==> 12-16: inputs <==
==> flow/design.v <==
module adc_interface (
    input wire clk,
    input wire rst_n,
    input wire [11:0] adc_data,
    input wire adc_valid,
    output reg [11:0] voltage_fb,
    output reg data_ready
);
    always @(posedge clk or negedge rst_n) begin
        if (!rst_n) begin
            voltage_fb <= 12'd0;
            data_ready <= 1'b0;
        end else begin
            if (adc_valid) begin
                voltage_fb <= adc_data;
                data_ready <= 1'b1;
            end else begin
                data_ready <= 1'b0;
            end
        end
    end
endmodule
module pid_controller #(
    parameter DATA_WIDTH = 12,
    parameter KP = 16'd100,
    parameter KI = 16'd10,
    parameter KD = 16'd5,
    parameter SETPOINT = 12'd2048
)(
    input wire clk,
    input wire rst_n,
    input wire [DATA_WIDTH-1:0] feedback,
    input wire fb_valid,
    output reg [9:0] control_out,
    output reg out_valid
);
    reg signed [DATA_WIDTH:0] error;
    reg signed [DATA_WIDTH:0] prev_error;
    reg signed [31:0] integral;
    reg signed [DATA_WIDTH:0] derivative;
    reg signed [31:0] p_term, i_term, d_term;
    reg signed [31:0] pid_sum;
    always @(posedge clk or negedge rst_n) begin
        if (!rst_n) begin
            error <= 0;
            prev_error <= 0;
            integral <= 0;
            derivative <= 0;
            p_term <= 0;
            i_term <= 0;
            d_term <= 0;
            pid_sum <= 0;
            control_out <= 10'd512;
            out_valid <= 1'b0;
        end else if (fb_valid) begin
            error <= SETPOINT - feedback;
            prev_error <= error;
            if (integral + error > 32'sd100000)
                integral <= 32'sd100000;
            else if (integral + error < -32'sd100000)
                integral <= -32'sd100000;
            else
                integral <= integral + error;
            derivative <= error - prev_error;
            p_term <= ($signed({16'd0, KP}) * error) >>> 8;
            i_term <= ($signed({16'd0, KI}) * integral) >>> 16;
            d_term <= ($signed({16'd0, KD}) * derivative) >>> 8;
            pid_sum <= p_term + i_term + d_term + 32'sd512;
            if (pid_sum > 32'sd1023)
                control_out <= 10'd1023;
            else if (pid_sum < 32'sd0)
                control_out <= 10'd0;
            else
                control_out <= pid_sum[9:0];
            out_valid <= 1'b1;
        end else begin
            out_valid <= 1'b0;
        end
    end
endmodule
module pwm_generator #(
    parameter CLK_FREQ = 100_000_000,
    parameter PWM_FREQ = 100_000,
    parameter PWM_RESOLUTION = 10
)(
    input wire clk,
    input wire rst_n,
    input wire [PWM_RESOLUTION-1:0] duty_cycle,
    output reg pwm_out
);
    localparam COUNTER_MAX = CLK_FREQ / PWM_FREQ;
    reg [$clog2(COUNTER_MAX)-1:0] counter;
    reg [PWM_RESOLUTION-1:0] duty_reg;
    reg [PWM_RESOLUTION-1:0] compare_val;
    always @(posedge clk or negedge rst_n) begin
        if (!rst_n) begin
            counter <= 0;
            duty_reg <= 0;
            compare_val <= 0;
            pwm_out <= 1'b0;
        end else begin
            if (counter < COUNTER_MAX - 1) begin
                counter <= counter + 1;
            end else begin
                counter <= 0;
                duty_reg <= duty_cycle;
            end
            compare_val <= (duty_reg * COUNTER_MAX) >> PWM_RESOLUTION;
            pwm_out <= (counter < compare_val) ? 1'b1 : 1'b0;
        end
    end
endmodule
module buck_converter_top #(
    parameter CLK_FREQ = 100_000_000,
    parameter PWM_FREQ = 100_000,
    parameter V_REF = 12'd2048,
    parameter KP = 16'd100,
    parameter KI = 16'd10,
    parameter KD = 16'd5
)(
    input wire clk,
    input wire rst_n,
    input wire [11:0] adc_data,
    input wire adc_valid,
    output wire pwm_out,
    output wire [11:0] voltage_monitor,
    output wire [9:0] duty_cycle_monitor
);
    wire [11:0] voltage_fb;
    wire adc_ready;
    wire [9:0] duty_cycle;
    wire pid_valid;
    adc_interface adc_if (
        .clk(clk),
        .rst_n(rst_n),
        .adc_data(adc_data),
        .adc_valid(adc_valid),
        .voltage_fb(voltage_fb),
        .data_ready(adc_ready)
    );
    pid_controller #(
        .DATA_WIDTH(12),
        .KP(KP),
        .KI(KI),
        .KD(KD),
        .SETPOINT(V_REF)
    ) pid_ctrl (
        .clk(clk),
        .rst_n(rst_n),
        .feedback(voltage_fb),
        .fb_valid(adc_ready),
        .control_out(duty_cycle),
        .out_valid(pid_valid)
    );
    pwm_generator #(
        .CLK_FREQ(CLK_FREQ),
        .PWM_FREQ(PWM_FREQ),
        .PWM_RESOLUTION(10)
    ) pwm_gen (
        .clk(clk),
        .rst_n(rst_n),
        .duty_cycle(duty_cycle),
        .pwm_out(pwm_out)
    );
    assign voltage_monitor = voltage_fb;
    assign duty_cycle_monitor = duty_cycle;
endmodule
==> flow/run.sh <==
#!/bin/bash
# the make line also repeats each setting of config.mk as NAME=value (left out here)
make -C /OpenROAD-flow-scripts/flow DESIGN_CONFIG=/design/flow/config.mk WORK_HOME=/design/flow/orfs CLKGATE_MAP_FILE= finish
==> flow/config.mk <==
export PLATFORM = sky130hd
export DESIGN_NAME = buck_converter_top
export DESIGN_NICKNAME = buck_converter_top
export VERILOG_FILES = /design/flow/design.v
export SDC_FILE = /design/flow/constraint.sdc
export NUM_CORES = 4
export LEC_CHECK = 0
export ABC_AREA = 1
export CAP_MARGIN = 20
export CORE_MARGIN = 2
export CORE_UTILIZATION = 72
export CTS_CLUSTER_DIAMETER = 396
export PLACE_DENSITY = 0.36
export SLEW_MARGIN = 20
export TNS_END_PERCENT = 10
==> flow/constraint.sdc <==
create_clock -name core_clock -period 3.5 [get_ports {clk}]
set_input_delay 0.7000 -clock core_clock [delete_from_list [all_inputs] [get_ports {clk}]]
set_output_delay 0.7000 -clock core_clock [all_outputs]
set_load 0.01 [all_outputs]
==> inputs of 04-10, as changes to 12-16 <==
--- a/flow/config.mk
+++ b/flow/config.mk
@@ -7,3 +7,2 @@
 export LEC_CHECK = 0
-export ABC_AREA = 1
 export CAP_MARGIN = 20
@@ -11,5 +10,4 @@
 export CORE_UTILIZATION = 72
-export CTS_CLUSTER_DIAMETER = 396
-export PLACE_DENSITY = 0.36
+export CTS_CLUSTER_DIAMETER = 192
+export CTS_CLUSTER_SIZE = 96
 export SLEW_MARGIN = 20
-export TNS_END_PERCENT = 10
==> flow/constraint.sdc (replaced) <==
create_clock -name core_clock -period 9.78 [get_ports {clk}]
set_input_delay 1.9560 -clock core_clock [delete_from_list [all_inputs] [get_ports {clk}]]
set_output_delay 1.9560 -clock core_clock [all_outputs]
set_load 0.01 [all_outputs]
==> comparison table <==
metric                                                                   12-16     04-10
Combinational gate count                                                  1660      1237
Clock Skews                                                            23.9 ps   16.2 ps
Result of the run                                   complete, but fails checks  timing/DRC/antenna clean
Reasons for failing layout checks                                 setup timing         -
Syn-to-layout area delta                                                 11.9%     7.43%
Number of nets at the end of the flow                                     2613      1954
Reg2reg path depth                                                          19        17
Post-layout period usage of the worst path                                1.23     0.542
Final worst path period need                                           4290 ps   5300 ps
Mapped Avg Cell Area                                                  7.53 um2  9.58 um2
Share of the core filled by cells before placement                       0.725     0.727
Largest net degree at the start of global routing                           95       118

========
==> inputs of run a <==
// buck_converter_top: RTL as listed in full above, without the edits since
clock: 7.51 ns
lec_check: 0
cap_margin: 15
core_margin: 2
core_utilization: 72
cts_cluster_diameter: 192
cts_cluster_size: 96
slew_margin: 20
tns_end_percent: 5
run.sh (not shown) runs the stock make flow with config.mk's settings and CLKGATE_MAP_FILE=.
==> inputs of run b, as changes to run a <==
- CAP_MARGIN: 15 -> 20
- CORE_UTILIZATION: 72 -> 60
- CTS_CLUSTER_DIAMETER: 192 -> not set
- CTS_CLUSTER_SIZE: 96 -> not set
- TNS_END_PERCENT: 5 -> not set
==> flow/constraint.sdc (replaced) <==
create_clock -name core_clock -period 3.29 [get_ports {clk}]
set_input_delay 0.6580 -clock core_clock [delete_from_list [all_inputs] [get_ports {clk}]]
set_output_delay 0.6580 -clock core_clock [all_outputs]
set_load 0.01 [all_outputs]
==> inputs of run c, as changes to run a <==
- CAP_MARGIN: 15 -> 20
- CORE_UTILIZATION: 72 -> 40
- CTS_CLUSTER_DIAMETER: 192 -> not set
- CTS_CLUSTER_SIZE: 96 -> not set
- TNS_END_PERCENT: 5 -> not set
==> flow/constraint.sdc (replaced) <==
create_clock -name core_clock -period 10.0 [get_ports {clk}]
set_input_delay 2.0000 -clock core_clock [delete_from_list [all_inputs] [get_ports {clk}]]
set_output_delay 2.0000 -clock core_clock [all_outputs]
set_load 0.01 [all_outputs]
==> inputs of run d, as changes to run a <==
- CAP_MARGIN: 15 -> 20
- CTS_CLUSTER_DIAMETER: 192 -> 33
- CTS_CLUSTER_SIZE: 96 -> 21
- SETUP_SLACK_MARGIN: not set -> 1.19
- TNS_END_PERCENT: 5 -> not set
==> flow/constraint.sdc (replaced) <==
create_clock -name core_clock -period 4.02 [get_ports {clk}]
set_input_delay 0.8040 -clock core_clock [delete_from_list [all_inputs] [get_ports {clk}]]
set_output_delay 0.8040 -clock core_clock [all_outputs]
set_load 0.01 [all_outputs]
==> impl_metrics.yaml <==
# implementation run metrics
hold_path:
  whs_path_depth: 2
routing:
  drt_iter0_drc: 490
  top_layer: "met4"
finish:
  layout.nets: 1955
  syn2layout_area_growth_pct: 9.11
placement:
  place.gp.congestion: 0.811
run_status:
  outcome: "timing/DRC/antenna clean"
global_route:
  grt_pass1_wl_um: 56700
worst_setup_path:
  reg2reg_depth: 16
  cp-startpoint: "pid_ctrl.error[12]"
timing:
  worst_pin_slew_ns: 0.899
# the run above: run c

==> impl_metrics.yaml <==
# implementation run metrics
yosys:
  common_cells: "ha_1 (226), dfrtp_1 (191), inv_1 (162)"
  numSynthFlops: 192
  ys_chip_area_mm2: 0.0158
  synth-seq-area-share_pct: 30.5
  syn_area_per_cell_um2: 9.58
placement:
  place.gp.congestion: 0.870
run_status:
  error_line: "[ERROR GRT-0232] Routing congestion too high. Check the congestion heatmap in the GUI."
  stop_stage: "5_1_grt"
  outcome: "stopped before the end"
# the run above: run d

==> impl_metrics.yaml <==
# implementation run metrics
finish:
  syn2layout_area_growth_pct: 7.44
  layout.nets: 1954
global_route:
  grt_pass1_wl_um: 56800
  met1_usage_pct: 39.2
placement:
  place.gp.congestion: 0.868
worst_setup_path:
  cp-startpoint: "pid_ctrl.error[12]"
  reg2reg_depth: 17
yosys:
  common_cells: "ha_1 (226), dfrtp_1 (191), inv_1 (162)"
run_status:
  outcome: "timing/DRC/antenna clean"
# the run above: run a

==> impl_metrics.yaml <==
# implementation run metrics
run_status:
  outcome: "complete, but fails checks"
  so_faults: "negative setup slack"
worst_setup_path:
  reg2reg_depth: 18
timing:
  worst_pin_slew_ns: 0.678
  setup_viol: 65
  postLayoutSetupSlackWorst_ns: -0.803
global_route:
  grt_pass1_wl_um: 66000
routing:
  drt_iter0_drc: 765
finish:
  syn2layout_area_growth_pct: 32.7
  layout.nets: 2296
placement:
  place.gp.congestion: 0.857
# the run above: run b


========
==> v4: inputs <==
Starts from the design.v that is shown in full above.
Settings: LEC_CHECK=0, CAP_MARGIN=20, CORE_MARGIN=2, CORE_UTILIZATION=71, CTS_CLUSTER_SIZE=15, SETUP_SLACK_MARGIN=0.77, SLEW_MARGIN=20; clock period 6.17 ns.
==> v38 (differences from v4) <==
Settings changed: CORE_UTILIZATION 71 to 70, CTS_CLUSTER_DIAMETER set to 47, CTS_CLUSTER_SIZE 15 to not set, SETUP_SLACK_MARGIN 0.77 to not set.
==> flow/constraint.sdc (replaced) <==
create_clock -name core_clock -period 4.05 [get_ports {clk}]
set_input_delay 0.8100 -clock core_clock [delete_from_list [all_inputs] [get_ports {clk}]]
set_output_delay 0.8100 -clock core_clock [all_outputs]
set_load 0.01 [all_outputs]
==> v35 (differences from v4) <==
Settings changed: ABC_AREA set to 1, CORE_UTILIZATION 71 to 72, CTS_CLUSTER_DIAMETER set to 33, CTS_CLUSTER_SIZE 15 to not set, SETUP_SLACK_MARGIN 0.77 to 0.46.
==> flow/constraint.sdc (replaced) <==
create_clock -name core_clock -period 4.02 [get_ports {clk}]
set_input_delay 0.8040 -clock core_clock [delete_from_list [all_inputs] [get_ports {clk}]]
set_output_delay 0.8040 -clock core_clock [all_outputs]
set_load 0.01 [all_outputs]
==> notes <==
v35 produced a layout that fails on negative setup slack. v38 finished but fails on negative setup slack. v4 completed with no timing, DRC or antenna violations.
Between v4 and v35, the lower via count is in v4 (gap about 20%, measured against v35).
Utilization, lowest first: v4, v35, v38.
In v38 the final cell count is higher than in v4, by 9.0%.
Setup slack, lowest first: v38, v35, v4.
In v4 the sequential share of layout area is higher than in v38, by 2.9 points.
Synthesized cell count is the same in v4 and v38.

========
==> build 33 <==
Starts from the design.v that is shown in full above.
==> flow/config.mk <==
export PLATFORM = sky130hd
export DESIGN_NAME = buck_converter_top
export DESIGN_NICKNAME = buck_converter_top
export VERILOG_FILES = /design/flow/design.v
export SDC_FILE = /design/flow/constraint.sdc
export NUM_CORES = 4
export LEC_CHECK = 0
export ABC_AREA = 1
export CAP_MARGIN = 20
export CELL_PAD_IN_SITES_DETAIL_PLACEMENT = 0
export CELL_PAD_IN_SITES_GLOBAL_PLACEMENT = 0
export CORE_MARGIN = 2
export CORE_UTILIZATION = 72
export CTS_CLUSTER_DIAMETER = 56
export GPL_ROUTABILITY_DRIVEN = 1
export GPL_TIMING_DRIVEN = 1
export HOLD_SLACK_MARGIN = 0.28
export MAX_ROUTING_LAYER = met5
export PLACE_DENSITY_LB_ADDON = 0.03
export SETUP_SLACK_MARGIN = 0.25
export SLEW_MARGIN = 25
==> flow/constraint.sdc <==
create_clock -name core_clock -period 4.29 [get_ports {clk}]
set_input_delay 0.8580 -clock core_clock [delete_from_list [all_inputs] [get_ports {clk}]]
set_output_delay 0.8580 -clock core_clock [all_outputs]
set_load 0.01 [all_outputs]
==> inputs of build 97, as changes to build 33 <==
Settings changed: ABC_AREA 1 to unset, CELL_PAD_IN_SITES_DETAIL_PLACEMENT 0 to unset, CELL_PAD_IN_SITES_GLOBAL_PLACEMENT 0 to unset, CORE_UTILIZATION 72 to 66, CTS_CLUSTER_DIAMETER 56 to unset, GPL_ROUTABILITY_DRIVEN 1 to unset, GPL_TIMING_DRIVEN 1 to unset, HOLD_SLACK_MARGIN 0.28 to unset, MAX_ROUTING_LAYER met5 to unset, PLACE_DENSITY_LB_ADDON 0.03 to unset, SETUP_SLACK_MARGIN 0.25 to unset, SLEW_MARGIN 25 to 20.
==> flow/constraint.sdc (replaced) <==
create_clock -name core_clock -period 6.17 [get_ports {clk}]
set_input_delay 1.2340 -clock core_clock [delete_from_list [all_inputs] [get_ports {clk}]]
set_output_delay 1.2340 -clock core_clock [all_outputs]
set_load 0.01 [all_outputs]
==> inputs of build 78, as changes to build 33 <==
Settings changed: ABC_AREA 1 to unset, HOLD_SLACK_MARGIN 0.28 to unset, PLACE_DENSITY set to 0.67, PLACE_DENSITY_LB_ADDON 0.03 to unset, SETUP_SLACK_MARGIN 0.25 to 1.31.
==> flow/constraint.sdc (replaced) <==
create_clock -name core_clock -period 4.42 [get_ports {clk}]
set_input_delay 0.8840 -clock core_clock [delete_from_list [all_inputs] [get_ports {clk}]]
set_output_delay 0.8840 -clock core_clock [all_outputs]
set_load 0.01 [all_outputs]
==> results <==
Status: build 97 finished clean; build 33 complete, but fails checks; build 78 complete, but fails checks
Layout check failures: build 97 -; build 33 negative setup slack; build 78 negative setup slack
Achievable Freq: build 97 207 MHz; build 33 221 MHz; build 78 225 MHz
Clock-cell share of area: build 97 3.49%; build 33 3.47%; build 78 3.12%
Die footprint: build 97 0.0251 mm2; build 33 0.0247 mm2; build 78 0.0231 mm2
Number of filler instances in the final layout: build 97 1814; build 33 1657; build 78 890
Most numerous cell in the Yosys netlist: build 97 ha_1; build 33 nand2_1; build 78 ha_1
Critical path launch point: build 97 pid_ctrl.error[12]; build 33 pwm_gen.duty_reg[1]; build 78 pid_ctrl.error[12]
Multi-input combinational area share: build 97 59.6%; build 33 58.1%; build 78 58.5%
Met2 Resource Use GR: build 97 46.0%; build 33 61.4%; build 78 59.0%
And+or+nand+nor area frac: build 97 11.8%; build 33 23.9%; build 78 11.8%
Largest stage delay on the critical path: build 97 0.76 ns; build 33 0.72 ns; build 78 0.55 ns
Global routing met1 resource utilization: build 97 36.2%; build 33 40.4%; build 78 43.1%
Post-Place Cells: build 97 1957; build 33 2572; build 78 1928
Area of combinational cells with multiple inputs: build 97 0.0101 mm2; build 33 0.0107 mm2; build 78 0.0115 mm2
Routability cong.: build 97 0.897; build 33 0.959; build 78 0.887
Number of ordinary and repair buffers in the finished layout: build 97 46; build 33 64; build 78 189
Cell repeated most along the worst path: build 97 -; build 33 fa_1; build 78 nand4_1
Number of vias per cell after detailed routing: build 97 5.89; build 33 5.68; build 78 6.60
Final worst clock skew: build 97 0.0155 ns; build 33 0.0181 ns; build 78 0.0175 ns
